**config.mk**
```make
export PLATFORM = sky130hd
export DESIGN_NAME = S_AXI_LITE
export DESIGN_NICKNAME = S_AXI_LITE
export VERILOG_FILES = /design/flow/design.v
export SDC_FILE = /design/flow/constraint.sdc
export NUM_CORES = 4
export LEC_CHECK = 0
export CAP_MARGIN = 20
export CORE_MARGIN = 2
export CORE_UTILIZATION = 66
export SETUP_SLACK_MARGIN = 0.73
export SLEW_MARGIN = 20
```
**constraint.sdc**
```tcl
create_clock -name core_clock -period 2.92 [get_ports {S_AXI_ACLK}]
set_input_delay 0.5840 -clock core_clock [delete_from_list [all_inputs] [get_ports {S_AXI_ACLK}]]
set_output_delay 0.5840 -clock core_clock [all_outputs]
set_load 0.01 [all_outputs]
```
**design.v**
```verilog
module S_AXI_LITE#(
		parameter integer S_AXI_LITE_SIZE = 5,
		parameter integer S_AXI_DATA_SIZE = 32 
		)(
		input S_AXI_ACLK,
		input S_AXI_ARESETN,
        input  [ 31 : 0] S_AXI_LITE_ARADDR,
        output S_AXI_LITE_ARREADY,
        input  S_AXI_LITE_ARVALID,
        output S_AXI_LITE_RVALID,
        input  S_AXI_LITE_RREADY,
        output [S_AXI_DATA_SIZE - 1: 0] S_AXI_LITE_RDATA,
        input  [ 31 : 0] S_AXI_LITE_AWADDR,
        output S_AXI_LITE_AWREADY,
        input  S_AXI_LITE_AWVALID,
        input  S_AXI_LITE_WVALID,
        output S_AXI_LITE_WREADY,
        input  [S_AXI_DATA_SIZE - 1: 0] S_AXI_LITE_WDATA,
        output S_AXI_LITE_BVALID,
        input S_AXI_LITE_BREADY
		);
		reg [S_AXI_DATA_SIZE - 1: 0] axi_reg0;
		reg [S_AXI_DATA_SIZE - 1: 0] axi_reg1;
		reg [S_AXI_DATA_SIZE - 1: 0] axi_reg2;
		reg [S_AXI_DATA_SIZE - 1: 0] axi_reg3;
		reg [S_AXI_DATA_SIZE - 1: 0] axi_reg4;
		reg [S_AXI_DATA_SIZE - 1: 0] axi_reg5;
        reg [ 31 : 0] axi_araddr ;
        reg [ 31 : 0] axi_awaddr ;
        reg [S_AXI_DATA_SIZE - 1: 0] axi_wdata;
        reg [S_AXI_DATA_SIZE - 1: 0] axi_rdata;
        reg awready;
        reg wready;
        reg awlatch;
        reg bvalid;
        reg axi_wen;
        reg axi_wack;
        reg arready;
        reg rvalid;
        reg axi_rvalid;
        assign S_AXI_LITE_AWREADY = awready;
        assign S_AXI_LITE_WREADY  = wready;
        assign S_AXI_LITE_BVALID = bvalid;
        assign S_AXI_LITE_ARREADY = arready;
        assign S_AXI_LITE_RVALID = axi_rvalid;
        assign S_AXI_LITE_RDATA = axi_rdata;
        always@(posedge S_AXI_ACLK)
          if(S_AXI_ARESETN == 'b0)
            bvalid <= 0;
          else if(S_AXI_LITE_BREADY && ~bvalid)
            bvalid <= 'b1;
          else
            bvalid <= 'b0;
        always@(posedge S_AXI_ACLK)
          if(S_AXI_ARESETN == 'b0)
            awready <= 'b0;
          else if(S_AXI_LITE_AWVALID && S_AXI_LITE_WVALID && ~awready)
            awready <= 'b1;
          else if(wready)
            awready <= 'b0;
          else
            awready <= awready;
        always@(posedge S_AXI_ACLK)
            if(S_AXI_ARESETN == 'b0)
                axi_awaddr <= 0;
            else if (awready)
                axi_awaddr <= S_AXI_LITE_AWADDR;
            else
                axi_awaddr <= axi_awaddr;
        always@(posedge S_AXI_ACLK)
          if(S_AXI_ARESETN == 'b0)
            wready <= 0;
          else if(S_AXI_LITE_WVALID && ~wready && awready)
            wready <= 'b1;
          else
            wready <= 'b0;
        always@(posedge S_AXI_ACLK)
          if(S_AXI_ARESETN == 'b0) begin
            axi_wdata <= 0;
            axi_wen <= 0;
          end else if(awready && wready) begin
            axi_wdata <= S_AXI_LITE_WDATA;
            axi_wen <= 'b1;
          end else if(axi_wen)
            axi_wen <= 'b0;
          else begin
            axi_wdata <= axi_wdata;
            axi_wen <= axi_wen;
          end
        always@(posedge S_AXI_ACLK)
          if(S_AXI_ARESETN == 'b0)begin
		    axi_reg0 <= 0;
		    axi_reg1 <= 0;
		    axi_reg2 <= 0;
		    axi_reg3 <= 0;
		    axi_reg4 <= 0;
		    axi_reg5 <= 0;
		  end else if (axi_awaddr[ S_AXI_LITE_SIZE - 1 :0] == 5'd0)begin
            if(axi_wen) begin
             axi_reg0<= axi_wdata;
             axi_wack <= 'b1;
            end else begin
             axi_reg0<= axi_reg0;
             axi_wack <= 'b0;
            end
		  end else if (axi_awaddr[ S_AXI_LITE_SIZE - 1 :0] == 5'd4)begin
            if(axi_wen) begin
             axi_reg1<= axi_wdata;
             axi_wack <= 'b1;
            end else begin
             axi_reg1<= axi_reg1;
             axi_wack <= 'b0;
            end
		  end else if (axi_awaddr[ S_AXI_LITE_SIZE - 1 :0] == 5'd8)begin
            if(axi_wen) begin
             axi_reg2<= axi_wdata;
             axi_wack <= 'b1;
            end else begin
             axi_reg2<= axi_reg2;
             axi_wack <= 'b0;
            end
		  end else if (axi_awaddr[ S_AXI_LITE_SIZE - 1 :0] == 5'd12)begin
            if(axi_wen) begin
             axi_reg3<= axi_wdata;
             axi_wack <= 'b1;
            end else begin
             axi_reg3<= axi_reg3;
             axi_wack <= 'b0;
            end
		  end else if (axi_awaddr[ S_AXI_LITE_SIZE - 1 :0] == 5'd16)begin
            if(axi_wen) begin
             axi_reg4<= axi_wdata;
             axi_wack <= 'b1;
            end else begin
             axi_reg4<= axi_reg4;
             axi_wack <= 'b0;
            end
		  end else if (axi_awaddr[ S_AXI_LITE_SIZE - 1 :0] == 5'd20)begin
            if(axi_wen) begin
             axi_reg5<= axi_wdata;
             axi_wack <= 'b1;
            end else begin
             axi_reg5<= axi_reg5;
             axi_wack <= 'b0;
            end
		  end
        always@(posedge  S_AXI_ACLK)
          if(S_AXI_ARESETN == 'b0)
            arready <= 'b0;
          else if(S_AXI_LITE_ARVALID && ~arready)
            arready <= 'b1;
          else
            arready <= 'b0;
        always@(posedge S_AXI_ACLK)
          if(S_AXI_ARESETN == 'b0)
            axi_araddr <= 0;
          else if(arready)
            axi_araddr <= S_AXI_LITE_ARADDR;
          else
            axi_araddr <= axi_araddr;
        always@(posedge  S_AXI_ACLK)
          if(S_AXI_ARESETN == 'b0)
            rvalid <= 'b0;
          else if(arready && S_AXI_LITE_RREADY && ~rvalid)
            rvalid <= 'b1;
          else
            rvalid <= 'b0;
        always@(posedge S_AXI_ACLK)
          if(S_AXI_ARESETN == 'b0)begin
            axi_rvalid <= 'b0;
            axi_rdata <= 'b0;
		  end else if(axi_araddr[ S_AXI_LITE_SIZE - 1 :0] == 5'd0)begin
            if(rvalid)begin
              axi_rdata <= axi_reg0;
              axi_rvalid <= 'b1;
            end else begin
              axi_rvalid <= 'b0;
              axi_rdata <= axi_rdata;
            end
		  end else if(axi_araddr[ S_AXI_LITE_SIZE - 1 :0] == 5'd4)begin
            if(rvalid)begin
              axi_rdata <= axi_reg1;
              axi_rvalid <= 'b1;
            end else begin
              axi_rvalid <= 'b0;
              axi_rdata <= axi_rdata;
            end
		  end else if(axi_araddr[ S_AXI_LITE_SIZE - 1 :0] == 5'd8)begin
            if(rvalid)begin
              axi_rdata <= axi_reg2;
              axi_rvalid <= 'b1;
            end else begin
              axi_rvalid <= 'b0;
              axi_rdata <= axi_rdata;
            end
		  end else if(axi_araddr[ S_AXI_LITE_SIZE - 1 :0] == 5'd12)begin
            if(rvalid)begin
              axi_rdata <= axi_reg3;
              axi_rvalid <= 'b1;
            end else begin
              axi_rvalid <= 'b0;
              axi_rdata <= axi_rdata;
            end
		  end else if(axi_araddr[ S_AXI_LITE_SIZE - 1 :0] == 5'd16)begin
            if(rvalid)begin
              axi_rdata <= axi_reg4;
              axi_rvalid <= 'b1;
            end else begin
              axi_rvalid <= 'b0;
              axi_rdata <= axi_rdata;
            end
		  end else if(axi_araddr[ S_AXI_LITE_SIZE - 1 :0] == 5'd20)begin
            if(rvalid)begin
              axi_rdata <= axi_reg5;
              axi_rvalid <= 'b1;
            end else begin
              axi_rvalid <= 'b0;
              axi_rdata <= axi_rdata;
            end
			end else begin
              axi_rvalid <= 'b0;
              axi_rdata <= axi_rdata;
            end
endmodule
```
**run.sh**
```bash
#!/bin/bash
# the make line also repeats each setting of config.mk as NAME=value (left out here)
make -C /OpenROAD-flow-scripts/flow DESIGN_CONFIG=/design/flow/config.mk WORK_HOME=/design/flow/orfs CLKGATE_MAP_FILE= finish
```
==> results of run 1 <==
-- layer usage --
metal	GRT usage	routed length (um)
met5	0	0
met4	0.139	1140
met3	0.0416	2880
met2	0.577	14800
met1	0.457	13000
-- layout make-up --
type,instances,area [um^2],area share
clock buffers,38,767,0.0591
clock inverters,11,105,0.00809
inverters,3,16.3,0.00125
multi-input cells,985,5180,0.399
flip-flops and latches,273,5480,0.422
well taps,220,275,0.0212
repair buffers,122,1170,0.0898
-- through the flow --
step	total power, W	util
2_1_floorplan	0.00410	-
3_3_place_gp	0.00430	0.730
3_5_place_dp	0.00430	0.730
4_1_cts	0.00765	0.783
5_1_grt	0.00785	0.783
6_report	0.00766	0.783
-- timing repair --
action / 4_1_cts / 5_1_grt
hold endpoints to repair: 0 / 0
buffers inserted: 0 / 0
endpoints found under the setup margin: 24 / 1
resized: 3 / 1
pin swaps: 0 / 0
==> qor_table.md, run 1 <==
| Stage | Item | Value |
|:---|:---|:---|
| setup path | End point of the critical path | S_AXI_LITE_ARREADY |
| run status | Result of the run | timing/DRC/antenna clean |
| clock tree | Clock network latency to the later pin of the worst-skew pair | 0.53 ns |
| job | Count of warning messages emitted by the tools | 82 |
| power and ir drop | Power dissipated in the clock network | 0.00343 W |
| power and ir drop | Psw | 0.00173 W |
| detailed routing | Number of nets with antenna violations after routing | 0 |
| synth | AND-OR/OR-AND share of the synthesized area | 0.227 |
| final timing | Worst hold margin | 0.418 ns |
| place | Worst slack, placed | 0.680 ns |
| clock tree | Max H-tree Level | 1 |
| synth | Top flip-flop cell by instance count after synthesis | sky130_fd_sc_hd__dfxtp_1 |
| final timing | Slew Limit Fails | 0 |
| hold path | Worst min path class | flop to flop |
| clock tree | Post-CTS clock slew at the launch and capture registers of the worst setup and hold paths | 0.06 ns |
| global route | Combined global-route utilization of all metal layers | 0.345 |
| place | # placed instances | 1603 |
| final layout | Fill cells | 1229 |
| final layout | Final Instance Count excl. Fillers | 1652 |
| global route | Largest net degree at the start of global routing | 68 |
| hold path | Hold path endpoint | bvalid |
| synth | Biggest area contributors in the synthesized netlist | sky130_fd_sc_hd__dfxtp_1, sky130_fd_sc_hd__nand2_1, sky130_fd_sc_hd__a21oi_1 |
| detailed routing | Iteration-0 DRC Markers | 783 |
| synth | Cell type with the highest aggregate area in the netlist | sky130_fd_sc_hd__dfxtp_1 |
| final timing | Shortest clock period the worst path allows after layout | 2.11 ns |
| final timing | Max transition margin | 0.449 |
| synth | FFs w/ async S/R, synth | 0 |
| synth | Synthesized Nets | 1494 |
| setup path | Count of cells along the worst register-to-register path | 4 |
| setup path | CP cell instances | clkdlybuf4s50_1 |
| final timing | Final hold violation count | 0 |
| setup path | Levels on crit path | 1 |
| setup path | Crit Path Max Fanout | 8 |
| synth | Synthesized-area fraction occupied by adder cells | 0 |
| setup path | Slowest stage delay, CP | 0.57 ns |
| synth | Cell area after synthesis | 0.0112 mm^2 |
| detailed routing | Residual DRC count | 0 |
| power and ir drop | Max VDD drop | 513 uV |
| power and ir drop | Top Consumer | sequential cells |
| synth | Syn avg cell area | 8.05 um^2 |
| final timing | Aggregate negative setup slack | 0 ns |
| hold path | Worst Min Path Start | bvalid |
| power and ir drop | Internal power component | 0.00592 W |
| final layout | Number of nets in the finished design | 1515 |
| synth | Share of Yosys cell area claimed by the top area cell type | 0.488 |
| synth | Xor/xnor share of the synthesized area | 0 |
| floorplanning | Std-Cell Rows | 47 |
| clock tree | Clock tree from TritonCTS | yes |
| synth | Cells in synth_stat.txt | 1391 |
| detailed routing | Overall routed net length | 31.8 mm |
| power and ir drop | Combinational cell fraction of total power | 0.056 |
| floorplanning | Die span in y | 134 um |
| setup path | Flop-to-flop setup slack | 0.82 ns |
| setup path | CP max stage cell | sky130_fd_sc_hd__clkdlybuf4s50_1 |
| power and ir drop | Switching power share of the total | 0.226 |
| setup path | Critical R2R Capture | axi_rdata[31] |
| place | Detailed placement HPWL | 17.8 mm |
| synth | Area fraction in mux cells | 0.0386 |
| global route | Gr ovfl total | 0 |
| final timing | Worst clock skew | 0.0161 ns |
| power and ir drop | Leakage power figure | 4.40 nW |
| setup path | Category of cells accounting for the largest share of critical-path delay | buffers and inverters |
| final layout | Area delta synth->final | 16.0% |
| final timing | Max Clock Freq | 0.474 GHz |
| place | Last weighted congestion value of the routability-driven placer | 0.816 |
| place | Standard cell area after detailed placement | 0.0121 mm^2 |
| clock tree | TritonCTS buffer count | 27 |
| power and ir drop | Clock group share of total power | 0.447 |
| clock tree | Total of hold buffers inserted after clock tree synthesis | 0 |
| global route | Initial antenna violation count | 0 |
| setup path | Data arrival at the endpoint of the critical path | 1.53 ns |
| synth | Most frequently used cell type in the post-synthesis netlist | sky130_fd_sc_hd__nand2_1 |
| final layout | Fin area | 0.0130 mm^2 |
| hold path | Hold Path Stages | 1 |
| final timing | Final tally of setup violations | 0 |
| final timing | Setup repair after global routing missed its margin | no |
| synth | Main logic family after synthesis | AND-OR/OR-AND gates |
| setup path | Crit end category | output pin |
| floorplanning | Chip Footprint | 0.0180 mm^2 |
| synth | Area fraction in and, or, nand and nor cells | 0.196 |
| detailed routing | DR vias | 10271 |
| floorplanning | Horiz. Die Dim | 134 um |
| clock tree | Num Clock Sinks | 273 |
| floorplanning | Floorplan Core Area | 0.0166 mm^2 |
| setup path | Total buffers and inverters traversed by the critical path | 1 |
| synth | Cell count after synthesis | 1391 |
| synth | Seq share, synth | 0.488 |
| power and ir drop | Share of power burned in registers | 0.496 |
| synth | Number of synthesis warnings | 1 |
| final timing | Share of the cycle needed by the critical path after routing | 0.723 |
| setup path | Type of the worst setup path | flop to output pin |
| detailed routing | Wire length per cell after detailed routing | 19.2 um |
| floorplanning | Effective utilization at floorplan | 0.675 |
| global route | Wire length of the first global-routing pass | 50.0 mm |
| setup path | Required time reported for the critical path endpoint | 2.34 ns |
| clock tree | Clock root buffer | sky130_fd_sc_hd__clkbuf_16 |
| synth | Commonest cells post-synth | sky130_fd_sc_hd__nand2_1, sky130_fd_sc_hd__dfxtp_1, sky130_fd_sc_hd__a21oi_1, sky130_fd_sc_hd__clkbuf_1, sky130_fd_sc_hd__o21ai_0 |
| final timing | Worst slew pin tran | 0.826 ns |
| setup path | Critical Path Start | arready |
| detailed routing | Ant diodes | 0 |
| clock tree | Number of buffers on the longest clock path | 3 |
| synth | Library cells used by synthesis | 49 |
| global route | Via count of the first global-routing pass | 9727 |
| synth | Flip-flops with a built-in enable | 0 |
| job | Max-Cap Viols | 0 |
| floorplanning | Ports | 140 |
| power and ir drop | Power of the sequential group | 0.00380 W |
| place | Port Buffers | 85 |
| power and ir drop | Power in combinational cells | 0.000431 W |
| detailed routing | First-pass detailed-route iteration total | 5 |
| power and ir drop | Power density over the cells | 589 mW/mm^2 |
| detailed routing | Via density per instance | 6.22 |
| synth | Post-synthesis chip area from yosys | 0.0112 mm^2 |
| synth | Number of register bits inferred by synthesis | 273 |
| setup path | Nature of the critical path startpoint | flop |
| final timing | Final setup slack of the worst path | 0.809 ns |
| setup path | R2R Path Start | axi_araddr[4] |
==> run 2, diff against run 1 <==
Settings changed: CORE_UTILIZATION 66 to 40, SETUP_SLACK_MARGIN 0.73 to 0.24.
Clock period 2.92 ns to 2.64 ns, I/O delays scaled along.
==> qor_table.md, run 2 <==
| Stage | Item | Value |
|:---|:---|:---|
| setup path | Levels on crit path | 1 |
| clock tree | Number of gates resized after CTS | 0 |
| synth | Post-synthesis chip area from yosys | 0.0112 mm^2 |
| clock tree | Clock root buffer | sky130_fd_sc_hd__clkbuf_16 |
| setup path | Critical Path Start | arready |
| synth | AND-OR/OR-AND share of the synthesized area | 0.227 |
| global route | Initial antenna violation count | 0 |
| final timing | Worst clock skew | 0.00767 ns |
| detailed routing | Number of nets with antenna violations after routing | 0 |
| detailed routing | Via density per instance | 5.45 |
| power and ir drop | Power of the sequential group | 0.00419 W |
| clock tree | Setup repair bufs after CTS | 0 |
| final timing | Shortest clock period the worst path allows after layout | 2.22 ns |
| floorplanning | Ports | 140 |
| global route | Via count of the first global-routing pass | 9329 |
| setup path | Category of cells accounting for the largest share of critical-path delay | buffers and inverters |
| power and ir drop | Max VDD drop | 457 uV |
| synth | Cell type with the highest aggregate area in the netlist | sky130_fd_sc_hd__dfxtp_1 |
| place | Detailed placement HPWL | 19.3 mm |
| power and ir drop | Power in combinational cells | 0.000499 W |
| synth | Biggest area contributors in the synthesized netlist | sky130_fd_sc_hd__dfxtp_1, sky130_fd_sc_hd__nand2_1, sky130_fd_sc_hd__a21oi_1 |
| setup path | End point of the critical path | S_AXI_LITE_ARREADY |
| hold path | Worst min path class | flop to flop |
| detailed routing | DR vias | 9918 |
| synth | FFs w/ async S/R, synth | 0 |
| setup path | Crit Path Max Fanout | 8 |
| setup path | R2R Path Start | axi_araddr[4] |
| clock tree | Num Clock Sinks | 273 |
| detailed routing | Overall routed net length | 33.5 mm |
| setup path | Slowest stage delay, CP | 0.61 ns |
| power and ir drop | Top Consumer | sequential cells |
| final timing | Worst slew pin tran | 0.732 ns |
| setup path | Count of cells along the worst register-to-register path | 4 |
| synth | Cell count after synthesis | 1391 |
| setup path | Total buffers and inverters traversed by the critical path | 1 |
| synth | Cell area after synthesis | 0.0112 mm^2 |
| clock tree | Clock network latency to the later pin of the worst-skew pair | 0.55 ns |
| final layout | Fill cells | 2738 |
| setup path | CP cell instances | clkdlybuf4s50_1 |
| floorplanning | Horiz. Die Dim | 171 um |
| clock tree | Post-CTS clock slew at the launch and capture registers of the worst setup and hold paths | 0.06 ns |
| final layout | Combined flip-flop and latch cell area | 0.00547 mm^2 |
| synth | Flip-flops with a built-in enable | 0 |
| floorplanning | Chip Footprint | 0.0293 mm^2 |
| clock tree | Max H-tree Level | 1 |
| floorplanning | Floorplan Core Area | 0.0277 mm^2 |
| synth | Number of register bits inferred by synthesis | 273 |
| synth | Share of Yosys cell area claimed by the top area cell type | 0.488 |
| setup path | Critical R2R Capture | axi_rdata[0] |
| run status | Result of the run | timing/DRC/antenna clean |
| hold path | Worst Min Path Start | bvalid |
| clock tree | TritonCTS buffer count | 29 |
| synth | Synthesized-area fraction occupied by adder cells | 0 |
| final layout | Final Instance Count excl. Fillers | 1819 |
| setup path | CP max stage cell | sky130_fd_sc_hd__clkdlybuf4s50_1 |
| power and ir drop | Share of power burned in registers | 0.483 |
| final timing | Final setup slack of the worst path | 0.420 ns |
| global route | Wire length of the first global-routing pass | 52.8 mm |
| clock tree | Total of hold buffers inserted after clock tree synthesis | 0 |
| power and ir drop | Clock group share of total power | 0.459 |
| power and ir drop | Final Total Pwr | 0.00866 W |
| job | Count of warning messages emitted by the tools | 82 |
| power and ir drop | Internal power component | 0.00668 W |
| final timing | Max transition margin | 0.511 |
| synth | Top flip-flop cell by instance count after synthesis | sky130_fd_sc_hd__dfxtp_1 |
| detailed routing | First-pass detailed-route iteration total | 5 |
| detailed routing | Wire length per cell after detailed routing | 18.4 um |
| setup path | Flop-to-flop setup slack | 0.47 ns |
| global route | Combined global-route utilization of all metal layers | 0.229 |
| global route | Gr ovfl total | 0 |
| power and ir drop | Combinational cell fraction of total power | 0.058 |
| detailed routing | Ant diodes | 0 |
| clock tree | Number of buffers on the longest clock path | 3 |
| power and ir drop | Power density over the cells | 651 mW/mm^2 |
| place | Last weighted congestion value of the routability-driven placer | 0.786 |
| final timing | Setup repair after global routing missed its margin | no |
| hold path | Hold Path Stages | 1 |
| floorplanning | Std-Cell Rows | 61 |
| synth | Number of synthesis warnings | 1 |
| synth | Most frequently used cell type in the post-synthesis netlist | sky130_fd_sc_hd__nand2_1 |
| floorplanning | Die span in y | 171 um |
| clock tree | Clock tree from TritonCTS | yes |
| synth | Syn avg cell area | 8.05 um^2 |
| synth | Seq share, synth | 0.488 |
| synth | Cells in synth_stat.txt | 1391 |
| power and ir drop | Switching power share of the total | 0.229 |
| global route | Largest net degree at the start of global routing | 116 |
| synth | Area fraction in and, or, nand and nor cells | 0.196 |
| hold path | Hold path endpoint | bvalid |
| place | Worst slack, placed | 0.485 ns |
| synth | Synthesized Nets | 1494 |
| synth | Library cells used by synthesis | 49 |
| synth | Xor/xnor share of the synthesized area | 0 |
| final layout | MI comb area | 0.00518 mm^2 |
| final timing | Final tally of setup violations | 0 |
| final timing | Share of the cycle needed by the critical path after routing | 0.841 |
| final timing | Final hold violation count | 0 |
| final timing | Aggregate negative setup slack | 0 ns |
| detailed routing | Residual DRC count | 0 |
| final layout | Fin area | 0.0133 mm^2 |
| synth | Main logic family after synthesis | AND-OR/OR-AND gates |
| setup path | Required time reported for the critical path endpoint | 2.11 ns |
| power and ir drop | Power dissipated in the clock network | 0.00398 W |
| setup path | Data arrival at the endpoint of the critical path | 1.69 ns |
| synth | Area fraction in mux cells | 0.0386 |
| floorplanning | Effective utilization at floorplan | 0.404 |
| place | Standard cell area after detailed placement | 0.0124 mm^2 |
| setup path | Nature of the critical path startpoint | flop |
| final layout | Number of nets in the finished design | 1523 |
| job | Max-Cap Viols | 0 |
| setup path | Type of the worst setup path | flop to output pin |
| power and ir drop | Psw | 0.00198 W |
| place | Port Buffers | 85 |
| synth | Commonest cells post-synth | sky130_fd_sc_hd__nand2_1, sky130_fd_sc_hd__dfxtp_1, sky130_fd_sc_hd__a21oi_1, sky130_fd_sc_hd__clkbuf_1, sky130_fd_sc_hd__o21ai_0 |
| setup path | Crit end category | output pin |
| final layout | Area delta synth->final | 18.8% |
| final timing | Slew Limit Fails | 0 |
| power and ir drop | Leakage power figure | 4.45 nW |
| detailed routing | Iteration-0 DRC Markers | 812 |
| place | # placed instances | 1767 |
| final timing | Max Clock Freq | 0.450 GHz |
==> run 2: cell type report <==
| cell class | count | area share |
|---|---|---|
| Sequential cell | 273 | 0.411 |
| Tap cell | 378 | 0.0356 |
| Inverter | 3 | 0.00122 |
| Clock inverter | 9 | 0.00593 |
| Clock buffer | 43 | 0.0645 |
| Timing Repair Buffer | 128 | 0.0920 |
| Multi-Input combinational cell | 985 | 0.390 |
==> run 2: per-layer routing <==
layer	routed length [um]	up-vias	GRT usage
met3	1660	58	0.0262
met4	743	0	0.0678
li1	-	4861	-
met2	15800	273	0.382
met5	0	-	0
met1	15300	4726	0.311
==> run 2: metrics by stage <==
stage	utilization	hold WS (ns)
6_report	0.480	0.434
5_1_grt	0.480	0.450
4_1_cts	0.480	0.435
3_5_place_dp	0.446	0.415
3_3_place_gp	0.446	0.407
2_1_floorplan	-	0.432
==> run 3, diff against run 2 <==
Settings changed: ABC_AREA set to 0, CAP_MARGIN 20 to 35, CELL_PAD_IN_SITES_DETAIL_PLACEMENT set to 1, CELL_PAD_IN_SITES_GLOBAL_PLACEMENT set to 2, CORE_ASPECT_RATIO set to 0.56, CORE_MARGIN 2 to 9, CTS_CLUSTER_DIAMETER set to 354, GPL_ROUTABILITY_DRIVEN set to 0, GPL_TIMING_DRIVEN set to 0, MAX_ROUTING_LAYER set to met4, MIN_ROUTING_LAYER set to met2, SETUP_SLACK_MARGIN 0.24 to 0.67, TNS_END_PERCENT set to 25.
Clock period 2.64 ns to 4.0 ns, I/O delays scaled along.
==> qor_table.md, run 3 <==
| Stage | Item | Value |
|:---|:---|:---|
| run status | Result of the run | timing/DRC/antenna clean |
| setup path | Total buffers and inverters traversed by the critical path | 2 |
| hold path | Worst Min Path Start | bvalid |
| power and ir drop | Internal power component | 0.00452 W |
| synth | Share of Yosys cell area claimed by the top area cell type | 0.488 |
| final layout | Number of nets in the finished design | 1611 |
| power and ir drop | Final Total Pwr | 0.00609 W |
| global route | Largest net degree at the start of global routing | 16 |
| place | Detailed placement HPWL | 32.8 mm |
| detailed routing | Residual DRC count | 0 |
| job | Max-Cap Viols | 0 |
| clock tree | Clock root buffer | sky130_fd_sc_hd__clkbuf_16 |
| power and ir drop | Combinational cell fraction of total power | 0.068 |
| floorplanning | Effective utilization at floorplan | 0.410 |
| hold path | Hold Path Stages | 1 |
| synth | Top flip-flop cell by instance count after synthesis | sky130_fd_sc_hd__dfxtp_1 |
| setup path | CP max stage cell | sky130_fd_sc_hd__nor3b_2 |
| power and ir drop | Switching power share of the total | 0.259 |
| final timing | Max Clock Freq | 0.346 GHz |
| detailed routing | Wire length per cell after detailed routing | 25.5 um |
| synth | AND-OR/OR-AND share of the synthesized area | 0.227 |
| setup path | Critical Path Start | axi_araddr[1] |
| clock tree | Clock tree from TritonCTS | yes |
| global route | Combined global-route utilization of all metal layers | 0.466 |
| detailed routing | Overall routed net length | 48.7 mm |
| final timing | Shortest clock period the worst path allows after layout | 2.89 ns |
| power and ir drop | Psw | 0.00157 W |
| detailed routing | First-pass detailed-route iteration total | 7 |
| synth | Cells in synth_stat.txt | 1391 |
| floorplanning | Std-Cell Rows | 45 |
| setup path | CP cell instances | clkbuf_1 > nor3b_2 > clkbuf_1 > a21boi_0 > o32ai_1 > a21oi_1 |
| synth | Library cells used by synthesis | 49 |
| synth | Area fraction in mux cells | 0.0386 |
| detailed routing | Number of nets with antenna violations after routing | 0 |
| clock tree | Setup repair bufs after CTS | 0 |
| synth | Commonest cells post-synth | sky130_fd_sc_hd__nand2_1, sky130_fd_sc_hd__dfxtp_1, sky130_fd_sc_hd__a21oi_1, sky130_fd_sc_hd__clkbuf_1, sky130_fd_sc_hd__o21ai_0 |
| synth | Synthesized Nets | 1494 |
| power and ir drop | Top Consumer | clock |
| setup path | Critical R2R Capture | axi_rdata[27] |
| synth | Cell area after synthesis | 0.0112 mm^2 |
| place | Standard cell area after detailed placement | 0.0125 mm^2 |
| hold path | Worst min path class | flop to flop |
| setup path | Category of cells accounting for the largest share of critical-path delay | AND-OR/OR-AND gates |
| clock tree | Num Clock Sinks | 273 |
| setup path | Most frequent cell on the critical path | sky130_fd_sc_hd__clkbuf_1 |
| final timing | Final setup slack of the worst path | 1.11 ns |
| clock tree | TritonCTS buffer count | 27 |
| synth | FFs w/ async S/R, synth | 0 |
| final timing | Worst slew pin tran | 0.949 ns |
| synth | Syn avg cell area | 8.05 um^2 |
| setup path | Type of the worst setup path | flop to flop |
| global route | Gr ovfl total | 0 |
| synth | Biggest area contributors in the synthesized netlist | sky130_fd_sc_hd__dfxtp_1, sky130_fd_sc_hd__nand2_1, sky130_fd_sc_hd__a21oi_1 |
| setup path | Nature of the critical path startpoint | flop |
| synth | Most frequently used cell type in the post-synthesis netlist | sky130_fd_sc_hd__nand2_1 |
| power and ir drop | Clock group share of total power | 0.480 |
| global route | Wire length of the first global-routing pass | 76.5 mm |
| hold path | Hold path endpoint | bvalid |
| job | Count of warning messages emitted by the tools | 82 |
| power and ir drop | Power dissipated in the clock network | 0.00292 W |
| power and ir drop | Share of power burned in registers | 0.452 |
| final layout | Combined flip-flop and latch cell area | 0.00547 mm^2 |
| floorplanning | Ports | 140 |
| detailed routing | Iteration-0 DRC Markers | 2860 |
| floorplanning | Floorplan Core Area | 0.0273 mm^2 |
| synth | Flip-flops with a built-in enable | 0 |
| power and ir drop | Power of the sequential group | 0.00275 W |
| clock tree | Number of buffers on the longest clock path | 3 |
| final layout | MI comb area | 0.00517 mm^2 |
| final layout | Area delta synth->final | 20.8% |
| setup path | Slowest stage delay, CP | 0.67 ns |
| setup path | Data arrival at the endpoint of the critical path | 3.33 ns |
| power and ir drop | Max VDD drop | 303 uV |
| power and ir drop | Power in combinational cells | 0.000416 W |
| final layout | Fill cells | 3323 |
| synth | Number of register bits inferred by synthesis | 273 |
| synth | Area fraction in and, or, nand and nor cells | 0.196 |
| place | Port Buffers | 84 |
| setup path | R2R Path Start | axi_araddr[1] |
| detailed routing | Via density per instance | 7.85 |
| final timing | Setup repair after global routing missed its margin | no |
| floorplanning | Die span in y | 143 um |
| global route | Initial antenna violation count | 0 |
| clock tree | Number of gates resized after CTS | 0 |
| final timing | Final tally of setup violations | 0 |
| synth | Post-synthesis chip area from yosys | 0.0112 mm^2 |
| final timing | Slew Limit Fails | 0 |
| setup path | Count of cells along the worst register-to-register path | 6 |
| place | Worst slack, placed | 1.05 ns |
| clock tree | Post-CTS clock slew at the launch and capture registers of the worst setup and hold paths | 0.07 ns |
| final layout | Fin area | 0.0135 mm^2 |
| synth | Number of synthesis warnings | 1 |
| synth | Cell type with the highest aggregate area in the netlist | sky130_fd_sc_hd__dfxtp_1 |
| setup path | Levels on crit path | 6 |
| synth | Synthesized-area fraction occupied by adder cells | 0 |
| final timing | Worst clock skew | 0.0278 ns |
| synth | Seq share, synth | 0.488 |
| synth | Xor/xnor share of the synthesized area | 0 |
| floorplanning | Horiz. Die Dim | 242 um |
| final timing | Final hold violation count | 0 |
| synth | Cell count after synthesis | 1391 |
| power and ir drop | Power density over the cells | 450 mW/mm^2 |
| final layout | Final core utilization | 0.495 |
| setup path | Required time reported for the critical path endpoint | 4.44 ns |
| setup path | Crit Path Max Fanout | 10 |
| setup path | End point of the critical path | axi_rdata[27] |
| setup path | Crit end category | flop |
| power and ir drop | Leakage power figure | 4.58 nW |
| floorplanning | Chip Footprint | 0.0346 mm^2 |
| clock tree | Clock network latency to the later pin of the worst-skew pair | 0.59 ns |
| global route | Via count of the first global-routing pass | 16876 |
| final timing | Share of the cycle needed by the critical path after routing | 0.722 |
| final timing | Aggregate negative setup slack | 0 ns |
| setup path | Flop-to-flop setup slack | 1.11 ns |
| clock tree | Total of hold buffers inserted after clock tree synthesis | 0 |
| synth | Main logic family after synthesis | AND-OR/OR-AND gates |
| detailed routing | DR vias | 14971 |
| final timing | Max transition margin | 0.349 |
| clock tree | Max H-tree Level | 1 |
## run 3: area by class of cell
class,count,share of cell area
tap,376,0.0348
antenna,3,0.000555
clock buffer,37,0.0587
sequential,273,0.404
buffer,130,0.0409
clock inverter,12,0.0130
timing repair buffer,88,0.0650
multi-input combinational,985,0.382
inverter,3,0.000833
## run 3: routing by layer
layer | routed length [um] | GRT usage | part of all wire
met5 | 0 | - | 0
met4 | 4250 | 0.108 | 0.087
met3 | 23800 | 0.660 | 0.49
met2 | 20600 | 0.476 | 0.42
met1 | 0 | - | 0
## run 3: through the flow
stage               hold slack (ns)  instances
floorplan                     0.432       1391
global placement              0.404       1851
detailed placement            0.416       1852
CTS                           0.427       1901
global route                  0.446       1904
finish                        0.427       1907
==> run 4, diff against run 3 <==
Settings changed: CAP_MARGIN 35 to 5, CELL_PAD_IN_SITES_GLOBAL_PLACEMENT 2 to 0, CORE_ASPECT_RATIO 0.56 to not set, CORE_MARGIN 9 to 4, CORE_UTILIZATION 40 to 63, CTS_CLUSTER_DIAMETER 354 to 229, CTS_CLUSTER_SIZE set to 18, GPL_TIMING_DRIVEN 0 to 1, HOLD_SLACK_MARGIN set to -0.05, MAX_ROUTING_LAYER met4 to met5, PLACE_DENSITY set to 0.8, SETUP_SLACK_MARGIN 0.67 to 0.5, SLEW_MARGIN 20 to 35, TNS_END_PERCENT 25 to 5.
Clock period 4.0 ns to 3.82 ns, I/O delays scaled along.
==> qor_table.md, run 4 <==
| Stage | Item | Value |
|:---|:---|:---|
| synth | Library cells used by synthesis | 49 |
| synth | Area fraction in mux cells | 0.0386 |
| synth | Synthesized-area fraction occupied by adder cells | 0 |
| synth | Commonest cells post-synth | sky130_fd_sc_hd__nand2_1, sky130_fd_sc_hd__dfxtp_1, sky130_fd_sc_hd__a21oi_1, sky130_fd_sc_hd__clkbuf_1, sky130_fd_sc_hd__o21ai_0 |
| synth | Cell area after synthesis | 0.0112 mm^2 |
| synth | Top flip-flop cell by instance count after synthesis | sky130_fd_sc_hd__dfxtp_1 |
| synth | Syn avg cell area | 8.05 um^2 |
| synth | Area fraction in and, or, nand and nor cells | 0.196 |
| run status | Stage where the flow stopped | clock tree synthesis (4_1_cts) |
| floorplanning | Effective utilization at floorplan | 0.645 |
| synth | Xor/xnor share of the synthesized area | 0 |
| synth | Cells in synth_stat.txt | 1391 |
| synth | Main logic family after synthesis | AND-OR/OR-AND gates |
| synth | Share of Yosys cell area claimed by the top area cell type | 0.488 |
| synth | Most frequently used cell type in the post-synthesis netlist | sky130_fd_sc_hd__nand2_1 |
| floorplanning | Floorplan Core Area | 0.0174 mm^2 |
| synth | Synthesized Nets | 1494 |
| floorplanning | Ports | 140 |
| synth | Post-synthesis chip area from yosys | 0.0112 mm^2 |
| synth | Flip-flops with a built-in enable | 0 |
| synth | Cell count after synthesis | 1391 |
| synth | Seq share, synth | 0.488 |
| place | Port Buffers | 85 |
| synth | Biggest area contributors in the synthesized netlist | sky130_fd_sc_hd__dfxtp_1, sky130_fd_sc_hd__nand2_1, sky130_fd_sc_hd__a21oi_1 |
| floorplanning | Horiz. Die Dim | 141 um |
| floorplanning | Chip Footprint | 0.0200 mm^2 |
| run status | Result of the run | aborted with a tool error |
| run status | First error in the log | [ERROR DPL-0033] detailed placement checks failed during check placement. |
| place | Detailed placement HPWL | 27.4 mm |
| synth | Number of register bits inferred by synthesis | 273 |
| floorplanning | Die span in y | 141 um |
| synth | AND-OR/OR-AND share of the synthesized area | 0.227 |
| place | Worst slack, placed | 0.854 ns |
| synth | Number of synthesis warnings | 1 |
| synth | Cell type with the highest aggregate area in the netlist | sky130_fd_sc_hd__dfxtp_1 |
| synth | FFs w/ async S/R, synth | 0 |
| floorplanning | Std-Cell Rows | 48 |
==> run 4: stage by stage <==
step                      instances  area, um^2  total power (W)
after floorplan                1391       11200          0.00313
after global placement         1593       12000          0.00327
after detailed placement       1593       12000          0.00329
==> run 5, diff against run 4 <==
Settings changed: ABC_AREA 0 to not set, CAP_MARGIN 5 to 15, CELL_PAD_IN_SITES_DETAIL_PLACEMENT 1 to not set, CELL_PAD_IN_SITES_GLOBAL_PLACEMENT 0 to not set, CORE_MARGIN 4 to 2, CORE_UTILIZATION 63 to 72, CTS_CLUSTER_DIAMETER 229 to 49, CTS_CLUSTER_SIZE 18 to 10, GPL_ROUTABILITY_DRIVEN 0 to not set, GPL_TIMING_DRIVEN 1 to not set, HOLD_SLACK_MARGIN -0.05 to not set, MAX_ROUTING_LAYER met5 to not set, MIN_ROUTING_LAYER met2 to not set, PLACE_DENSITY 0.8 to not set, SETUP_SLACK_MARGIN 0.5 to not set, SLEW_MARGIN 35 to 20, TNS_END_PERCENT 5 to not set.
Clock period 3.82 ns to 2.78 ns, I/O delays scaled along.
==> qor_table.md, run 5 <==
| Stage | Item | Value |
|:---|:---|:---|
| setup path | R2R Path Start | axi_araddr[4] |
| place | Detailed placement HPWL | 17.8 mm |
| setup path | End point of the critical path | S_AXI_LITE_AWREADY |
| synth | Share of Yosys cell area claimed by the top area cell type | 0.488 |
| synth | FFs w/ async S/R, synth | 0 |
| power and ir drop | Power in combinational cells | 0.000462 W |
| detailed routing | Ant diodes | 0 |
| clock tree | Clock tree from TritonCTS | yes |
| clock tree | Setup repair bufs after CTS | 0 |
| place | Last weighted congestion value of the routability-driven placer | 0.812 |
| final layout | Number of nets in the finished design | 1519 |
| power and ir drop | Internal power component | 0.00618 W |
| clock tree | Number of gates resized after CTS | 0 |
| global route | Gr ovfl total | 0 |
| final timing | Worst slew pin tran | 0.616 ns |
| global route | Initial antenna violation count | 0 |
| setup path | Required time reported for the critical path endpoint | 2.22 ns |
| setup path | Count of cells along the worst register-to-register path | 5 |
| detailed routing | Top layer in use | met4 |
| power and ir drop | Switching power share of the total | 0.226 |
| clock tree | Num Clock Sinks | 273 |
| synth | Flip-flops with a built-in enable | 0 |
| setup path | Type of the worst setup path | flop to output pin |
| power and ir drop | Final Total Pwr | 0.00799 W |
| final timing | Aggregate negative setup slack | 0 ns |
| setup path | Total buffers and inverters traversed by the critical path | 1 |
| detailed routing | Metal-1 WL | 12.5 mm |
| detailed routing | First-pass detailed-route iteration total | 6 |
| synth | Cell count after synthesis | 1391 |
| synth | Biggest area contributors in the synthesized netlist | sky130_fd_sc_hd__dfxtp_1, sky130_fd_sc_hd__nand2_1, sky130_fd_sc_hd__a21oi_1 |
| synth | Area fraction in mux cells | 0.0386 |
| setup path | Flop-to-flop setup slack | 0.55 ns |
| synth | Synthesized Nets | 1494 |
| power and ir drop | Combinational cell fraction of total power | 0.058 |
| synth | Synthesized-area fraction occupied by adder cells | 0 |
| synth | Post-synthesis chip area from yosys | 0.0112 mm^2 |
| clock tree | Max H-tree Level | 1 |
| global route | Combined global-route utilization of all metal layers | 0.392 |
| final timing | Shortest clock period the worst path allows after layout | 2.29 ns |
| setup path | Critical Path Start | awready |
| clock tree | TritonCTS buffer count | 31 |
| synth | Commonest cells post-synth | sky130_fd_sc_hd__nand2_1, sky130_fd_sc_hd__dfxtp_1, sky130_fd_sc_hd__a21oi_1, sky130_fd_sc_hd__clkbuf_1, sky130_fd_sc_hd__o21ai_0 |
| final timing | Share of the cycle needed by the critical path after routing | 0.825 |
| power and ir drop | Max VDD drop | 524 uV |
| power and ir drop | Top Consumer | sequential cells |
| synth | Cells in synth_stat.txt | 1391 |
| synth | Number of register bits inferred by synthesis | 273 |
| final timing | Final tally of setup violations | 0 |
| place | # placed instances | 1571 |
| floorplanning | Effective utilization at floorplan | 0.736 |
| hold path | Worst min path class | flop to flop |
| power and ir drop | Leakage power figure | 4.38 nW |
| power and ir drop | Clock group share of total power | 0.443 |
| final timing | Worst hold margin | 0.423 ns |
| global route | Largest net degree at the start of global routing | 133 |
| setup path | CP cell instances | clkdlybuf4s50_1 |
| final timing | Slew Limit Fails | 0 |
| setup path | Levels on crit path | 1 |
| detailed routing | Via density per instance | 6.59 |
| detailed routing | Wire length per cell after detailed routing | 20.3 um |
| detailed routing | Sum of met2 wire segment lengths after detailed routing | 15.7 mm |
| final layout | Area delta synth->final | 15.6% |
| job | Max-Cap Viols | 0 |
| run status | Result of the run | timing/DRC/antenna clean |
| global route | Wire length of the first global-routing pass | 51.9 mm |
| final layout | Final Instance Count excl. Fillers | 1606 |
| synth | Most frequently used cell type in the post-synthesis netlist | sky130_fd_sc_hd__nand2_1 |
| setup path | Nature of the critical path startpoint | flop |
| clock tree | Total of hold buffers inserted after clock tree synthesis | 0 |
| synth | Cell type with the highest aggregate area in the netlist | sky130_fd_sc_hd__dfxtp_1 |
| power and ir drop | Power of the sequential group | 0.00399 W |
| synth | Cell area after synthesis | 0.0112 mm^2 |
| clock tree | Clock network latency to the later pin of the worst-skew pair | 0.56 ns |
| synth | Seq share, synth | 0.488 |
| setup path | Slowest stage delay, CP | 0.62 ns |
| clock tree | Post-CTS clock slew at the launch and capture registers of the worst setup and hold paths | 0.06 ns |
| synth | Xor/xnor share of the synthesized area | 0 |
| final timing | Worst clock skew | 0.0184 ns |
| detailed routing | Overall routed net length | 32.6 mm |
| power and ir drop | Psw | 0.00181 W |
| detailed routing | Number of nets with antenna violations after routing | 0 |
| setup path | CP max stage cell | sky130_fd_sc_hd__clkdlybuf4s50_1 |
| setup path | Crit Path Max Fanout | 10 |
| final timing | Setup repair after global routing missed its margin | no |
| synth | Number of synthesis warnings | 1 |
| floorplanning | Chip Footprint | 0.0166 mm^2 |
| place | Port Buffers | 85 |
| floorplanning | Die span in y | 129 um |
| synth | Area fraction in and, or, nand and nor cells | 0.196 |
| synth | Main logic family after synthesis | AND-OR/OR-AND gates |
| setup path | Critical R2R Capture | axi_rdata[6] |
| job | Count of warning messages emitted by the tools | 84 |
| clock tree | Clock root buffer | sky130_fd_sc_hd__clkbuf_16 |
| floorplanning | Ports | 140 |
| synth | AND-OR/OR-AND share of the synthesized area | 0.227 |
| final timing | Final hold violation count | 0 |
| floorplanning | Std-Cell Rows | 45 |
| synth | Library cells used by synthesis | 49 |
| synth | Top flip-flop cell by instance count after synthesis | sky130_fd_sc_hd__dfxtp_1 |
| floorplanning | Horiz. Die Dim | 129 um |
| hold path | Hold Path Stages | 1 |
| power and ir drop | Share of power burned in registers | 0.499 |
| clock tree | Number of buffers on the longest clock path | 3 |
| power and ir drop | Power dissipated in the clock network | 0.00354 W |
| final timing | Max Clock Freq | 0.436 GHz |
| setup path | Category of cells accounting for the largest share of critical-path delay | buffers and inverters |
| hold path | Worst Min Path Start | bvalid |
| hold path | Hold path endpoint | bvalid |
| final timing | Max transition margin | 0.589 |
| synth | Syn avg cell area | 8.05 um^2 |
| setup path | Data arrival at the endpoint of the critical path | 1.74 ns |
| detailed routing | Iteration-0 DRC Markers | 1189 |
| floorplanning | Floorplan Core Area | 0.0152 mm^2 |
| detailed routing | Met3 routed wirelength | 3.27 mm |
| detailed routing | Residual DRC count | 0 |
| detailed routing | DR vias | 10579 |
| power and ir drop | Power density over the cells | 617 mW/mm^2 |
| global route | Via count of the first global-routing pass | 10385 |
| setup path | Crit end category | output pin |
[run 5: final cells by class]
type,instances,area [um^2]
Clock buffer,32,779
Clock inverter,3,55.1
Fill cell,916,2260
Inverter,3,16.3
Multi-Input combinational cell,985,5180
Sequential cell,273,5470
Tap cell,188,235
Timing Repair Buffer,122,1200
[run 5: metal layers]
metal  vias to the layer above  GRT usage
met5                         -          0
met2                       669      0.675
met1                      4941      0.495
met3                       124     0.0607
li1                       4845          -
met4                         0      0.162
[run 5: through the flow]
stage / setup slack, ns / area [um^2] / util
floorplan: 1.10 / 11200 / -
global placement: 0.669 / 12100 / 0.796
detailed placement: 0.607 / 12100 / 0.796
CTS: 0.474 / 12900 / 0.851
global route: 0.430 / 12900 / 0.851
finish: 0.486 / 12900 / 0.851
==> run 6, diff against run 5 <==
Settings changed: ABC_AREA set to 1, CAP_MARGIN 15 to 20, CORE_UTILIZATION 72 to 71, CTS_CLUSTER_DIAMETER 49 to not set, CTS_CLUSTER_SIZE 10 to 71, SETUP_SLACK_MARGIN set to -0.08.
Clock period 2.78 ns to 1.51 ns, I/O delays scaled along.
==> qor_table.md, run 6 <==
| Stage | Item | Value |
|:---|:---|:---|
| synth | Xor/xnor share of the synthesized area | 0 |
| floorplanning | Ports | 140 |
| floorplanning | Effective utilization at floorplan | 0.725 |
| clock tree | Total of hold buffers inserted after clock tree synthesis | 0 |
| floorplanning | Die span in y | 128 um |
| synth | FFs w/ async S/R, synth | 0 |
| clock tree | TritonCTS buffer count | 27 |
| synth | Number of register bits inferred by synthesis | 273 |
| place | Last weighted congestion value of the routability-driven placer | 0.830 |
| clock tree | Max H-tree Level | 1 |
| synth | Cell count after synthesis | 1497 |
| synth | Library cells used by synthesis | 22 |
| place | Port Buffers | 85 |
| synth | Number of synthesis warnings | 1 |
| synth | Commonest cells post-synth | sky130_fd_sc_hd__a21oi_1, sky130_fd_sc_hd__dfxtp_1, sky130_fd_sc_hd__nand2_1, sky130_fd_sc_hd__o21ai_0, sky130_fd_sc_hd__inv_1 |
| clock tree | Number of buffers on the longest clock path | 3 |
| place | # placed instances | 1719 |
| synth | Cell type with the highest aggregate area in the netlist | sky130_fd_sc_hd__dfxtp_1 |
| synth | Cells in synth_stat.txt | 1497 |
| synth | Area fraction in mux cells | 0 |
| synth | Biggest area contributors in the synthesized netlist | sky130_fd_sc_hd__dfxtp_1, sky130_fd_sc_hd__a21oi_1, sky130_fd_sc_hd__o21ai_0 |
| synth | Top flip-flop cell by instance count after synthesis | sky130_fd_sc_hd__dfxtp_1 |
| synth | Most frequently used cell type in the post-synthesis netlist | sky130_fd_sc_hd__a21oi_1 |
| synth | Area fraction in and, or, nand and nor cells | 0.158 |
| floorplanning | Floorplan Core Area | 0.0151 mm^2 |
| synth | Seq share, synth | 0.497 |
| synth | Main logic family after synthesis | AND-OR/OR-AND gates |
| clock tree | Clock root buffer | sky130_fd_sc_hd__clkbuf_16 |
| clock tree | Num Clock Sinks | 273 |
| run status | Result of the run | aborted with a tool error |
| run status | Stage where the flow stopped | global routing (5_1_grt) |
| synth | Post-synthesis chip area from yosys | 0.0110 mm^2 |
| floorplanning | Std-Cell Rows | 45 |
| synth | Flip-flops with a built-in enable | 0 |
| place | Detailed placement HPWL | 17.7 mm |
| synth | Synthesized-area fraction occupied by adder cells | 0 |
| synth | Synthesized Nets | 1600 |
| synth | Cell area after synthesis | 0.0110 mm^2 |
| synth | AND-OR/OR-AND share of the synthesized area | 0.247 |
| floorplanning | Chip Footprint | 0.0165 mm^2 |
| floorplanning | Horiz. Die Dim | 128 um |
| synth | Syn avg cell area | 7.34 um^2 |
| synth | Share of Yosys cell area claimed by the top area cell type | 0.497 |
==> run 6: timing repair <==
| item | CTS |
|---|---|
| buffers inserted | 13 |
| resized | 137 |
| pin swaps | 19 |
| setup endpoints to repair | 80 |
| cloned | 10 |
==> run 6: metrics by stage <==
stage / hold WS [ns] / instance area, um^2 / worst slack [ns] / util
2_1_floorplan: 0.397 / 11000 / -0.0584 / -
3_3_place_gp: 0.402 / 12500 / -0.163 / 0.825
3_5_place_dp: 0.401 / 12500 / -0.231 / 0.825
4_1_cts: 0.272 / 14000 / -0.209 / 0.928
==> run 7, diff against run 6 <==
Settings changed: CAP_MARGIN 20 to 5, CELL_PAD_IN_SITES_DETAIL_PLACEMENT set to 2, CELL_PAD_IN_SITES_GLOBAL_PLACEMENT set to 0, CORE_MARGIN 2 to 4, CORE_UTILIZATION 71 to 63, CTS_CLUSTER_DIAMETER set to 257, CTS_CLUSTER_SIZE 71 to 18, GPL_ROUTABILITY_DRIVEN set to 1, GPL_TIMING_DRIVEN set to 1, HOLD_SLACK_MARGIN set to 0.19, MAX_ROUTING_LAYER set to met5, MIN_ROUTING_LAYER set to met1, PLACE_DENSITY set to 0.8, SETUP_SLACK_MARGIN -0.08 to 0.5, SLEW_MARGIN 20 to 35, TNS_END_PERCENT set to 5.
Clock period 1.51 ns to 3.82 ns, I/O delays scaled along.
==> qor_table.md, run 7 <==
| Stage | Item | Value |
|:---|:---|:---|
| synth | Number of register bits inferred by synthesis | 273 |
| floorplanning | Die span in y | 140 um |
| synth | Seq share, synth | 0.497 |
| synth | Cell type with the highest aggregate area in the netlist | sky130_fd_sc_hd__dfxtp_1 |
| place | Port Buffers | 85 |
| synth | Area fraction in and, or, nand and nor cells | 0.158 |
| synth | AND-OR/OR-AND share of the synthesized area | 0.247 |
| synth | Synthesized-area fraction occupied by adder cells | 0 |
| run status | First error in the log | [ERROR DPL-0033] detailed placement checks failed during check placement. |
| synth | Synthesized Nets | 1600 |
| synth | Cells in synth_stat.txt | 1497 |
| synth | Share of Yosys cell area claimed by the top area cell type | 0.497 |
| synth | Area fraction in mux cells | 0 |
| run status | Stage where the flow stopped | detailed placement (3_5_place_dp) |
| floorplanning | Effective utilization at floorplan | 0.640 |
| floorplanning | Horiz. Die Dim | 140 um |
| synth | Commonest cells post-synth | sky130_fd_sc_hd__a21oi_1, sky130_fd_sc_hd__dfxtp_1, sky130_fd_sc_hd__nand2_1, sky130_fd_sc_hd__o21ai_0, sky130_fd_sc_hd__inv_1 |
| synth | Flip-flops with a built-in enable | 0 |
| synth | Xor/xnor share of the synthesized area | 0 |
| synth | Post-synthesis chip area from yosys | 0.0110 mm^2 |
| floorplanning | Std-Cell Rows | 48 |
| synth | Number of synthesis warnings | 1 |
| synth | Biggest area contributors in the synthesized netlist | sky130_fd_sc_hd__dfxtp_1, sky130_fd_sc_hd__a21oi_1, sky130_fd_sc_hd__o21ai_0 |
| place | Last weighted congestion value of the routability-driven placer | 0.782 |
| synth | Main logic family after synthesis | AND-OR/OR-AND gates |
| synth | Top flip-flop cell by instance count after synthesis | sky130_fd_sc_hd__dfxtp_1 |
| run status | Result of the run | aborted with a tool error |
| synth | Library cells used by synthesis | 22 |
| synth | Cell area after synthesis | 0.0110 mm^2 |
| synth | FFs w/ async S/R, synth | 0 |
| synth | Syn avg cell area | 7.34 um^2 |
| floorplanning | Chip Footprint | 0.0196 mm^2 |
| floorplanning | Ports | 140 |
| synth | Cell count after synthesis | 1497 |
| floorplanning | Floorplan Core Area | 0.0172 mm^2 |
| synth | Most frequently used cell type in the post-synthesis netlist | sky130_fd_sc_hd__a21oi_1 |
[run 7: stage by stage]
stage	power, W	setup WS (ns)	hold WS, ns
floorplan	0.00326	2.17	0.397
global placement	0.00344	1.62	0.396
==> run 8, diff against run 7 <==
Settings changed: CAP_MARGIN 5 to 20, CELL_PAD_IN_SITES_DETAIL_PLACEMENT 2 to not set, CELL_PAD_IN_SITES_GLOBAL_PLACEMENT 0 to not set, CORE_MARGIN 4 to 2, CORE_UTILIZATION 63 to 66, CTS_CLUSTER_DIAMETER 257 to not set, CTS_CLUSTER_SIZE 18 to not set, GPL_ROUTABILITY_DRIVEN 1 to not set, GPL_TIMING_DRIVEN 1 to not set, HOLD_SLACK_MARGIN 0.19 to not set, MAX_ROUTING_LAYER met5 to not set, MIN_ROUTING_LAYER met1 to not set, PLACE_DENSITY 0.8 to not set, SETUP_SLACK_MARGIN 0.5 to 0.39, SLEW_MARGIN 35 to 20, TNS_END_PERCENT 5 to not set.
Clock period 3.82 ns to 1.52 ns, I/O delays scaled along.
==> qor_table.md, run 8 <==
| Stage | Item | Value |
|:---|:---|:---|
| synth | Post-synthesis chip area from yosys | 0.0110 mm^2 |
| synth | Flip-flops with a built-in enable | 0 |
| clock tree | TritonCTS buffer count | 27 |
| synth | Seq share, synth | 0.497 |
| run status | Stage where the flow stopped | global routing (5_1_grt) |
| place | Port Buffers | 85 |
| synth | Synthesized Nets | 1600 |
| synth | Cell area after synthesis | 0.0110 mm^2 |
| floorplanning | Std-Cell Rows | 47 |
| floorplanning | Horiz. Die Dim | 133 um |
| clock tree | Num Clock Sinks | 273 |
| clock tree | Number of buffers on the longest clock path | 3 |
| synth | Commonest cells post-synth | sky130_fd_sc_hd__a21oi_1, sky130_fd_sc_hd__dfxtp_1, sky130_fd_sc_hd__nand2_1, sky130_fd_sc_hd__o21ai_0, sky130_fd_sc_hd__inv_1 |
| synth | Number of register bits inferred by synthesis | 273 |
| synth | Share of Yosys cell area claimed by the top area cell type | 0.497 |
| clock tree | Total of hold buffers inserted after clock tree synthesis | 0 |
| synth | Cells in synth_stat.txt | 1497 |
| run status | Result of the run | aborted with a tool error |
| synth | Top flip-flop cell by instance count after synthesis | sky130_fd_sc_hd__dfxtp_1 |
| synth | Library cells used by synthesis | 22 |
| clock tree | Max H-tree Level | 1 |
| place | Worst slack, placed | -0.166 ns |
| synth | Main logic family after synthesis | AND-OR/OR-AND gates |
| synth | Xor/xnor share of the synthesized area | 0 |
| synth | FFs w/ async S/R, synth | 0 |
| synth | Synthesized-area fraction occupied by adder cells | 0 |
| place | Standard cell area after detailed placement | 0.0126 mm^2 |
| run status | First error in the log | [ERROR DPL-0038] Utilization greater than 100%, impossible to legalize |
| floorplanning | Chip Footprint | 0.0177 mm^2 |
| floorplanning | Die span in y | 133 um |
| synth | Area fraction in mux cells | 0 |
| floorplanning | Ports | 140 |
| place | Detailed placement HPWL | 17.7 mm |
| clock tree | Clock root buffer | sky130_fd_sc_hd__clkbuf_16 |
| synth | Area fraction in and, or, nand and nor cells | 0.158 |
| synth | Syn avg cell area | 7.34 um^2 |
| floorplanning | Floorplan Core Area | 0.0164 mm^2 |
| floorplanning | Effective utilization at floorplan | 0.670 |
| synth | Most frequently used cell type in the post-synthesis netlist | sky130_fd_sc_hd__a21oi_1 |
| synth | AND-OR/OR-AND share of the synthesized area | 0.247 |
| synth | Cell count after synthesis | 1497 |
| synth | Number of synthesis warnings | 1 |
| synth | Cell type with the highest aggregate area in the netlist | sky130_fd_sc_hd__dfxtp_1 |
| synth | Biggest area contributors in the synthesized netlist | sky130_fd_sc_hd__dfxtp_1, sky130_fd_sc_hd__a21oi_1, sky130_fd_sc_hd__o21ai_0 |
| place | Last weighted congestion value of the routability-driven placer | 0.819 |
## run 8: what timing repair did
item / in CTS
setup buffers: 26
gates resized: 358
setup endpoints to repair: 295
pin swaps: 26
endpoints found under the hold margin: 0
cloned: 18
## run 8: metrics by stage
step,hold WS [ns],instances
floorplan,0.397,1497
global placement,0.395,1748
detailed placement,0.414,1748
CTS,0.0982,1839
==> run 9, diff against run 8 <==
Settings changed: ABC_AREA 1 to 0, CAP_MARGIN 20 to 35, CELL_PAD_IN_SITES_DETAIL_PLACEMENT set to 1, CELL_PAD_IN_SITES_GLOBAL_PLACEMENT set to 2, CORE_UTILIZATION 66 to 40, CTS_CLUSTER_DIAMETER set to 354, GPL_TIMING_DRIVEN set to 0, SETUP_SLACK_MARGIN 0.39 to 0.67, TNS_END_PERCENT set to 25.
Clock period 1.52 ns to 4.0 ns, I/O delays scaled along.
==> qor_table.md, run 9 <==
| Stage | Item | Value |
|:---|:---|:---|
| synth | Cell area after synthesis | 0.0112 mm^2 |
| clock tree | Number of buffers on the longest clock path | 3 |
| power and ir drop | Top Consumer | clock |
| clock tree | Number of gates resized after CTS | 0 |
| clock tree | Clock root buffer | sky130_fd_sc_hd__clkbuf_16 |
| synth | Number of synthesis warnings | 1 |
| power and ir drop | Max VDD drop | 343 uV |
| setup path | Critical R2R Capture | axi_rdata[26] |
| power and ir drop | Clock group share of total power | 0.486 |
| setup path | R2R Path Start | axi_araddr[1] |
| final timing | Aggregate negative setup slack | 0 ns |
| floorplanning | Chip Footprint | 0.0293 mm^2 |
| synth | Area fraction in mux cells | 0.0386 |
| synth | Flip-flops with a built-in enable | 0 |
| detailed routing | Ant diodes | 0 |
| setup path | Most frequent cell on the critical path | sky130_fd_sc_hd__clkbuf_1 |
| global route | Initial antenna violation count | 0 |
| final timing | Worst slew pin tran | 0.903 ns |
| detailed routing | DR vias | 10573 |
| setup path | Total buffers and inverters traversed by the critical path | 2 |
| synth | Area fraction in and, or, nand and nor cells | 0.196 |
| clock tree | Max H-tree Level | 1 |
| place | Detailed placement HPWL | 28.6 mm |
| synth | Commonest cells post-synth | sky130_fd_sc_hd__nand2_1, sky130_fd_sc_hd__dfxtp_1, sky130_fd_sc_hd__a21oi_1, sky130_fd_sc_hd__clkbuf_1, sky130_fd_sc_hd__o21ai_0 |
| power and ir drop | Internal power component | 0.00464 W |
| final timing | Setup repair after global routing missed its margin | no |
| final timing | Max transition margin | 0.398 |
| floorplanning | Ports | 140 |
| setup path | Crit end category | flop |
| power and ir drop | Power in combinational cells | 0.000368 W |
| synth | Cell type with the highest aggregate area in the netlist | sky130_fd_sc_hd__dfxtp_1 |
| floorplanning | Effective utilization at floorplan | 0.404 |
| floorplanning | Floorplan Core Area | 0.0277 mm^2 |
| synth | Top flip-flop cell by instance count after synthesis | sky130_fd_sc_hd__dfxtp_1 |
| synth | AND-OR/OR-AND share of the synthesized area | 0.227 |
| job | Count of warning messages emitted by the tools | 82 |
| detailed routing | Iteration-0 DRC Markers | 616 |
| final timing | Shortest clock period the worst path allows after layout | 2.56 ns |
| detailed routing | Number of nets with antenna violations after routing | 0 |
| final timing | Share of the cycle needed by the critical path after routing | 0.639 |
| setup path | Slowest stage delay, CP | 0.68 ns |
| job | Max-Cap Viols | 0 |
| power and ir drop | Switching power share of the total | 0.236 |
| setup path | End point of the critical path | axi_rdata[26] |
| power and ir drop | Power of the sequential group | 0.00275 W |
| synth | Number of register bits inferred by synthesis | 273 |
| floorplanning | Horiz. Die Dim | 171 um |
| detailed routing | Wire length per cell after detailed routing | 21.7 um |
| final timing | Final hold violation count | 0 |
| setup path | Critical Path Start | axi_araddr[1] |
| clock tree | Total of hold buffers inserted after clock tree synthesis | 0 |
| power and ir drop | Leakage power figure | 4.60 nW |
| synth | Most frequently used cell type in the post-synthesis netlist | sky130_fd_sc_hd__nand2_1 |
| final timing | Worst clock skew | 0.0123 ns |
| setup path | Crit Path Max Fanout | 10 |
| synth | Seq share, synth | 0.488 |
| synth | Share of Yosys cell area claimed by the top area cell type | 0.488 |
| final timing | Max Clock Freq | 0.391 GHz |
| hold path | Hold path endpoint | bvalid |
| place | Last weighted congestion value of the routability-driven placer | 0.826 |
| global route | Wire length of the first global-routing pass | 62.9 mm |
| synth | Cell count after synthesis | 1391 |
| synth | Post-synthesis chip area from yosys | 0.0112 mm^2 |
| place | Port Buffers | 84 |
| global route | Combined global-route utilization of all metal layers | 0.284 |
| hold path | Worst Min Path Start | bvalid |
| final timing | Worst hold margin | 0.416 ns |
| detailed routing | Overall routed net length | 41.3 mm |
| global route | Via count of the first global-routing pass | 10650 |
| clock tree | TritonCTS buffer count | 30 |
| final timing | Slew Limit Fails | 0 |
| detailed routing | Via density per instance | 5.54 |
| power and ir drop | Share of power burned in registers | 0.453 |
| floorplanning | Std-Cell Rows | 61 |
| setup path | Type of the worst setup path | flop to flop |
| synth | FFs w/ async S/R, synth | 0 |
| setup path | Count of cells along the worst register-to-register path | 6 |
| clock tree | Setup repair bufs after CTS | 0 |
| final layout | Number of nets in the finished design | 1610 |
| setup path | Levels on crit path | 6 |
| hold path | Hold Path Stages | 1 |
| run status | Result of the run | timing/DRC/antenna clean |
| final timing | Final tally of setup violations | 0 |
| floorplanning | Die span in y | 171 um |
| power and ir drop | Psw | 0.00144 W |
| setup path | Category of cells accounting for the largest share of critical-path delay | AND-OR/OR-AND gates |
| clock tree | Num Clock Sinks | 273 |
| setup path | Flop-to-flop setup slack | 1.44 ns |
| setup path | CP cell instances | clkbuf_1 > nor3b_2 > clkbuf_1 > a21boi_0 > o32ai_1 > a21oi_1 |
| setup path | Nature of the critical path startpoint | flop |
| hold path | Worst min path class | flop to flop |
| setup path | Data arrival at the endpoint of the critical path | 3.00 ns |
| final layout | Area delta synth->final | 21.1% |
| synth | Cells in synth_stat.txt | 1391 |
| setup path | CP max stage cell | sky130_fd_sc_hd__nor3b_2 |
| synth | Library cells used by synthesis | 49 |
| clock tree | Clock network latency to the later pin of the worst-skew pair | 0.57 ns |
| synth | Synthesized Nets | 1494 |
| synth | Biggest area contributors in the synthesized netlist | sky130_fd_sc_hd__dfxtp_1, sky130_fd_sc_hd__nand2_1, sky130_fd_sc_hd__a21oi_1 |
| synth | Xor/xnor share of the synthesized area | 0 |
| power and ir drop | Combinational cell fraction of total power | 0.061 |
| synth | Main logic family after synthesis | AND-OR/OR-AND gates |
| clock tree | Post-CTS clock slew at the launch and capture registers of the worst setup and hold paths | 0.06 ns |
| clock tree | Clock tree from TritonCTS | yes |
| power and ir drop | Power density over the cells | 448 mW/mm^2 |
| global route | Gr ovfl total | 0 |
| synth | Syn avg cell area | 8.05 um^2 |
| global route | Largest net degree at the start of global routing | 15 |
| detailed routing | Residual DRC count | 0 |
| synth | Synthesized-area fraction occupied by adder cells | 0 |
| detailed routing | First-pass detailed-route iteration total | 5 |
| power and ir drop | Power dissipated in the clock network | 0.00296 W |
| setup path | Required time reported for the critical path endpoint | 4.44 ns |
==> run 9: per-layer routing <==
metal / GRT usage / routed length [um]
met2: 0.466 / 18800
met4: 0.0807 / 1180
met1: 0.391 / 19500
met5: 0 / 0
met3: 0.0364 / 1810
==> run 9: area by class of cell <==
type	instances	area, um^2
clock buffer	42	877
clock inverter	14	173
buffer	130	551
timing repair buffer	84	841
fill	3347	14100
inverter	3	11.3
multi-input combinational	985	5170
sequential	273	5470
tap	378	473
==> run 9: metrics by stage <==
stage          power, W   util  setup slack, ns  area [um^2]  std cells
6_report        0.00608  0.489             1.44        13600       1909
5_1_grt         0.00625  0.489             1.32        13600       1909
4_1_cts         0.00611  0.489             1.48        13600       1909
3_5_place_dp    0.00318  0.452             1.00        12500       1853
3_3_place_gp    0.00318  0.452             1.05        12500       1853
2_1_floorplan   0.00299      -             2.07        11200       1391
Power and IR drop assume default switching activity.
